== wip/nickel ==
// day3_part2_top
module day3_part2_top( clk, rst, rom_addr, rom_data, sum, done );
    input clk;
    input rst;
    output [13:0] rom_addr;
    input [7:0] rom_data;
    output [31:0] sum;
    output done;
    reg [13:0] addr;
    wire [7:0] rom_out;
    reg [63:0] sub_group1;
    reg [63:0] sub_group2;
    reg [63:0] sub_group3;
    reg [63:0] comparator;
    reg [7:0] value;
    reg [31:0] sum_triples;
    localparam READ_1 = 3'b000, READ_2 = 3'b001, READ_3 = 3'b010, COMPARE = 3'b011, GET_VAL = 3'b100, CHECK = 3'b101, DONE = 3'b110;
    reg [2:0] state;
    reg int_done;
    assign sum = sum_triples;
    assign done = int_done;
    assign rom_addr = addr;
    assign rom_out = rom_data;
    always @ (posedge clk)
    begin
    if (rst)
    begin
        addr <= 14'b0;
        sub_group1 <= 64'b0;
        sub_group2 <= 64'b0;
        sub_group3 <= 64'b0;
        comparator <= 64'b0;
        value <= 8'b0;
        sum_triples <= 32'b0;
        state <= READ_1;
        int_done <= 1'b0;
    end
    else
    case (state)
    READ_1:
    begin
        addr <= addr + 1;
        if (rom_out == 8'b0)
            state <= READ_2;
        else
            sub_group1[rom_out] <= 1'b1;
    end
    READ_2:
    begin
        addr <= addr + 1;
        if (rom_out == 8'b0)
            state <= READ_3;
        else
            sub_group2[rom_out] <= 1'b1;
    end
    READ_3:
    begin
        addr <= addr + 1;
        if (rom_out == 8'b0)
            state <= COMPARE;
        else
            sub_group3[rom_out] <= 1'b1;
    end
    COMPARE:
    begin
  ...
Size: roughly 1,500 cells after synthesis, about 13,000 µm² of cells after synthesis.
clock: 1.83 ns
lec_check: 0
abc_area: 0
cap_margin: 20
core_margin: 2
core_utilization: 71
cts_cluster_diameter: 205
cts_cluster_size: 15
place_density_lb_addon: 0.28
slew_margin: 20
run.sh (not shown) runs the stock make flow with config.mk's settings and CLKGATE_MAP_FILE=.
wip/nickel | ERROR | 4_1_cts
For wip/onyx, these inputs were changed with respect to wip/nickel:
Settings: ABC_AREA removed (was 0); CTS_CLUSTER_DIAMETER removed (was 205); CORE_UTILIZATION changed from 71 to 40; CTS_CLUSTER_SIZE removed (was 15); CORE_MARGIN changed from 2 to 9; PLACE_DENSITY_LB_ADDON removed (was 0.28); CAP_MARGIN changed from 20 to 35; the clock period (ns, I/O delays scaled along) changed from 1.83 to 4.0.
Results
Summary of wip/nickel and wip/onyx: one run falls short of a clean finish, namely wip/nickel. For wip/nickel, the flow was terminated by a tool error in 4_1_cts and produced no final design. Sort wip/nickel and wip/onyx by global placer's final weighted congestion, descending, and wip/nickel comes first. wip/onyx vs. wip/nickel: post-placement worst setup slack higher, total die size has increased, instance area at placement dropped 2200 µm², die height climbed 42%, number of rows in the core area rose 16. Post-synthesis share of cell area spent on and-or and or-and gates came out exactly the same in wip/nickel and wip/onyx.
What wip/tundra does differently from wip/onyx at the input level:
Settings: CORE_UTILIZATION now 70, was 40; CAP_MARGIN now 20, was 35; CORE_MARGIN now 2, was 9; PLACE_DENSITY_LB_ADDON now 0.28, previously not set; ABC_AREA now 0, previously not set; CTS_CLUSTER_DIAMETER now 201, previously not set; HOLD_SLACK_MARGIN now -0.09, previously not set; CTS_CLUSTER_SIZE now 15, previously not set; the clock period (ns, I/O delays scaled along) now 1.83, was 4.0.
Findings:
wip/onyx has completed all stages; timing, DRC and antenna checks passed. wip/tundra did not run to completion, as it errored out during 4_1_cts. Row placed instance area: wip/tundra higher / wip/onyx lower. wip/tundra vs. wip/onyx: floorplan row count went down by 16. There was hardly any difference in synthesized cell count between wip/tundra and wip/onyx. From wip/onyx to wip/tundra the numbers moved as follows: number of placed instances, taps included now sits higher, placer congestion estimate increased by 11% relative to the old numbers, detailed placer's ending HPWL saw an increase. Delta (wip/tundra minus wip/onyx): post-synthesis share of cell area spent on xor and xnor gates held steady, floorplan core density grew by 31 points, die area shrank by about 50%.
Edits applied to the flow inputs when going from wip/tundra to wip/umber:
Settings: swapping 70 for 40 in CORE_UTILIZATION; clearing ABC_AREA, which used to be 0; clearing HOLD_SLACK_MARGIN, which used to be -0.09; clearing CTS_CLUSTER_SIZE, which used to be 15; clearing PLACE_DENSITY_LB_ADDON, which used to be 0.28; clearing CTS_CLUSTER_DIAMETER, which used to be 201; swapping 1.83 for 4.0 in the clock period (ns, I/O delays scaled along).
## What came out
The HPWL after detailed placement number comes out lower for wip/umber vs wip/tundra.
Relative to wip/tundra, floorplan-stage core utilization has decreased by 31 points in wip/umber.
wip/umber went all the way through the flow, and no timing, DRC or antenna check failed.
Cmp wip/tundra and wip/umber / post-placement setup slack / higher: wip/umber
Relative to wip/tundra, placed instance count has gone down in wip/umber.
Relative to wip/umber, the following input files were edited for wip/xenon:
Settings: CTS_CLUSTER_SIZE: unset -> 30; CORE_UTILIZATION: 40 -> 70; ABC_AREA: unset -> 0; CTS_CLUSTER_DIAMETER: unset -> 201; the clock period (ns, I/O delays scaled along): 4.0 -> 1.83.
==> results <==
On core area: between wip/xenon and wip/umber, it ends up lower for wip/xenon. The run showing the smaller die width is wip/xenon. On wip/xenon: share of the core filled by cells before placement is 31 points higher than what wip/umber gave. Diff wip/umber..wip/xenon | number of cells produced by synthesis | unchanged. For the cell area reported after detailed placement, wip/xenon came in about 16% higher than wip/umber did. Sort wip/xenon and wip/umber by half-perimeter wire length after placement asc -> top: wip/umber. Sort wip/xenon and wip/umber by placement-stage worst setup slack, ascending, and wip/xenon comes first. wip/xenon did not finish; the tool stopped in 4_1_cts with error DPL-0033. [compare] base=wip/umber new=wip/xenon: cell count after placement up about 4.4%; die area dropped 42%.
